==> inputs of exp/delta <==
## SystolicCore
module SystolicCore(
	input clk,
	input rst,
	input start,
	input mode_conv_mm,
	input isac,
	input isrelu,
	input isbn,
	input [22:0] dfsm_config,
	input all_data_rdy,
	input pe_config_1_1,
	input pe_config_1_2,
	input pe_config_1_3,
	input pe_config_2_1,
	input pe_config_2_2,
	input pe_config_2_3,
	input [7:0] data_horz_1_1,
	input [7:0] data_horz_1_2,
	input [7:0] data_horz_1_3,
	input [7:0] data_horz_2_1,
	input [7:0] data_horz_2_2,
	input [7:0] data_horz_2_3,
	input [7:0] data_obli_1,
	input [7:0] data_obli_2,
	input [7:0] data_obli_3,
	input [7:0] data_obli_4,
	input [7:0] data_obli_5,
	input [7:0] data_obli_6,
	input [15:0] data_bn_1,
	input [15:0] data_bn_2,
	input data_bn_en,
	output data_preread,
	output [7:0] dout_1_1,
	output [7:0] dout_1_2,
	output [7:0] dout_1_3,
	output [7:0] dout_1_4,
	output [7:0] dout_2_1,
	output [7:0] dout_2_2,
	output [7:0] dout_2_3,
	output [7:0] dout_2_4,
	output dout_en_1_1,
	output dout_en_1_2,
	output dout_en_1_3,
	output dout_en_1_4,
	output dout_en_2_1,
	output dout_en_2_2,
	output dout_en_2_3,
	output dout_en_2_4
);
clock: 6.69 ns
lec_check: 0
abc_area: 1
cap_margin: 20
cell_pad_in_sites_global_placement: 0
core_margin: 2
core_utilization: 72
cts_cluster_size: 74
place_density_lb_addon: 0.24
slew_margin: 20
tns_end_percent: 85
run.sh (not shown) runs the stock make flow with config.mk's settings and CLKGATE_MAP_FILE=.
==> inputs of exp/yarrow, as changes to exp/delta <==
Settings changed: CORE_UTILIZATION 72 to 71, CTS_CLUSTER_DIAMETER set to 103, CTS_CLUSTER_SIZE 74 to 77, GPL_ROUTABILITY_DRIVEN set to 0, PLACE_DENSITY_LB_ADDON 0.24 to unset.
==> flow/constraint.sdc (replaced) <==
create_clock -name core_clock -period 2.23 [get_ports {clk}]
set_input_delay 0.4460 -clock core_clock [delete_from_list [all_inputs] [get_ports {clk}]]
set_output_delay 0.4460 -clock core_clock [all_outputs]
set_load 0.01 [all_outputs]
==> results <==
- exp/delta ran to the end with violations: negative setup slack. exp/yarrow failed in 5_1_grt (ODB-0269).
- Synthesized cell count is the same in exp/delta and exp/yarrow.
- In area after synthesis, exp/delta and exp/yarrow do not differ.
- Against exp/delta, the die area of exp/yarrow is larger by about 1.4%.
==> figures <==
| item | exp/delta | exp/yarrow |
|---|---|---|
| Die outline area | 148,000 um2 | 151,000 um2 |
| Htree depth | 4 | 2 |
| Placed cell areas | 114,000 um2 | 124,000 um2 |
| Hold-fix buffers at CTS | 0 | 2 |
| Number of placement rows | 139 | 140 |
| Pre-CTS setup slack | -2.30 ns | -5.03 ns |
| Core Box Area | 144,000 um2 | 146,000 um2 |
| Post-CTS resize count | 358 | 596 |
| Number of clock buffers inserted by TritonCTS | 154 | 45 |
| Placed Cells | 16,500 | 17,800 |
| FP Util | 72.7% | 71.6% |
| HPWL after detailed placement | 230 mm | 247 mm |
| Result of the run | failed layout checks | did not finish |
| Failing step | - | 5_1_grt |
| Reasons for failing layout checks | negative setup slack | - |
| Height of the die | 385 um | 388 um |
| Die Span X | 385 um | 388 um |
| Post-CTS repair timing setup buffer count | 113 | 131 |

========
==> v29: inputs <==
SystolicCore again, from the RTL that the note above started with.
Settings: LEC_CHECK=0, ABC_AREA=0, CAP_MARGIN=20, CORE_MARGIN=2, CORE_UTILIZATION=72, PLACE_DENSITY=0.78, SETUP_SLACK_MARGIN=1.94, SLEW_MARGIN=20; clock period 6.67 ns.
==> v13 (differences from v29) <==
Settings changed: ABC_AREA 0 to default, CORE_UTILIZATION 72 to 70, PLACE_DENSITY 0.78 to 0.6, SETUP_SLACK_MARGIN 1.94 to default.
==> flow/constraint.sdc (replaced) <==
create_clock -name core_clock -period 9.83 [get_ports {clk}]
set_input_delay 1.9660 -clock core_clock [delete_from_list [all_inputs] [get_ports {clk}]]
set_output_delay 1.9660 -clock core_clock [all_outputs]
set_load 0.01 [all_outputs]
==> v6 (differences from v29) <==
Settings changed: ABC_AREA 0 to 1, CTS_CLUSTER_SIZE from default to 77, PLACE_DENSITY 0.78 to 0.64, SETUP_SLACK_MARGIN 1.94 to default.
==> flow/constraint.sdc (replaced) <==
create_clock -name core_clock -period 6.66 [get_ports {clk}]
set_input_delay 1.3320 -clock core_clock [delete_from_list [all_inputs] [get_ports {clk}]]
set_output_delay 1.3320 -clock core_clock [all_outputs]
set_load 0.01 [all_outputs]
==> v12 (differences from v29) <==
Settings changed: ABC_AREA 0 to default, CORE_UTILIZATION 72 to 65, PLACE_DENSITY 0.78 to default, SETUP_SLACK_MARGIN 1.94 to default.
==> flow/constraint.sdc (replaced) <==
create_clock -name core_clock -period 6.14 [get_ports {clk}]
set_input_delay 1.2280 -clock core_clock [delete_from_list [all_inputs] [get_ports {clk}]]
set_output_delay 1.2280 -clock core_clock [all_outputs]
set_load 0.01 [all_outputs]
==> metrics.csv <==
stage;metric;value;unit
status;outcome;finished with violations;
status;SO Faults;setup timing;
sta;PnR worst setup slack;-0.198;ns
sta;# setup viols final;19;
-- figures above: v13

==> metrics.csv <==
stage;metric;value;unit
sta;# setup viols final;64;
global_routing;antenna violations before repair;20;
status;SO Faults;setup timing;
sta;PnR worst setup slack;-2.31;ns
status;outcome;finished with violations;
pwr;combinational logic power;1.05;mW
-- figures above: v12

==> metrics.csv <==
stage;metric;value;unit
sta;# setup viols final;64;
status;SO Faults;setup timing;
sta;PnR worst setup slack;-2.13;ns
synthesis;Dominant comb cell;adder cells;
min_path;Worst Hold End;fsm_1.D_dly[1];
status;outcome;finished with violations;
-- figures above: v29

==> metrics.csv <==
stage;metric;value;unit
floorplan;die area;148000;µm²
sta;# setup viols final;64;
status;outcome;finished with violations;
sta;PnR worst setup slack;-1.92;ns
floorplan;core area;144000;µm²
status;SO Faults;setup timing;
-- figures above: v6


========
==> 11-14: inputs <==
SystolicCore again, from the RTL that the note above started with.
make LEC_CHECK=0 CAP_MARGIN=30 CELL_PAD_IN_SITES_DETAIL_PLACEMENT=2 CELL_PAD_IN_SITES_GLOBAL_PLACEMENT=1 CORE_ASPECT_RATIO=1.01 CORE_MARGIN=3 CORE_UTILIZATION=26 CTS_CLUSTER_DIAMETER=112 CTS_CLUSTER_SIZE=13 GPL_ROUTABILITY_DRIVEN=0 MAX_ROUTING_LAYER=met4 PLACE_DENSITY_LB_ADDON=0.02 SETUP_SLACK_MARGIN=2.07 SLEW_MARGIN=30 finish   # period 7.3 ns
==> inputs of 09-20, as changes to 11-14 <==
Settings changed: ABC_AREA set to 1, CAP_MARGIN 30 to 20, CELL_PAD_IN_SITES_DETAIL_PLACEMENT 2 to not set, CELL_PAD_IN_SITES_GLOBAL_PLACEMENT 1 to not set, CORE_ASPECT_RATIO 1.01 to 0.5, CORE_MARGIN 3 to 2, CORE_UTILIZATION 26 to 72, CTS_CLUSTER_DIAMETER 112 to not set, CTS_CLUSTER_SIZE 13 to not set, GPL_ROUTABILITY_DRIVEN 0 to not set, MAX_ROUTING_LAYER met4 to not set, PLACE_DENSITY set to 0.67, PLACE_DENSITY_LB_ADDON 0.02 to not set, SETUP_SLACK_MARGIN 2.07 to 1.86, SLEW_MARGIN 30 to 20.
==> flow/constraint.sdc (replaced) <==
create_clock -name core_clock -period 6.57 [get_ports {clk}]
set_input_delay 1.3140 -clock core_clock [delete_from_list [all_inputs] [get_ports {clk}]]
set_output_delay 1.3140 -clock core_clock [all_outputs]
set_load 0.01 [all_outputs]
==> qor summary <==
quantity                                                                        09-20                 11-14
WP depth                                                                           30                    28
Total area of multi-input combinational cells                             64700 sq um           64100 sq um
Reg-to-reg setup timing slack                                                 2.50 ns               3.28 ns
Number of standard cells reported by yosys                                      14275                 10668
Final Power                                                                  0.0190 W              0.0163 W
Final Util                                                                      0.853                 0.313
P_seq                                                                       0.00914 W             0.00822 W
Run status                                                            failed layout checks  failed layout checks
Violated checks                                                  negative setup slack  negative setup slack
Via Count                                                                       95870                 74433
Vertical die dimension                                                         274 um                620 um
Synthesized-area fraction occupied by ao, oa, aoi and oai cells                0.0653                0.0699
Maximum number of pins on one net before global-route repair                      167                   131
Highest routed metal layer                                                       met5                  met4
Placed wire-length estimate                                                 222000 um             286000 um
CTS buffer count                                                                  143                   140
Pwr Density                                                               155 nW/um^2           141 nW/um^2
Delay contributed by the slowest stage of the critical path                   0.77 ns               0.55 ns
Cts repair resizes                                                                579                   426
Clock Skew                                                                  0.0694 ns             0.0368 ns
Power and IR drop assume default switching activity.
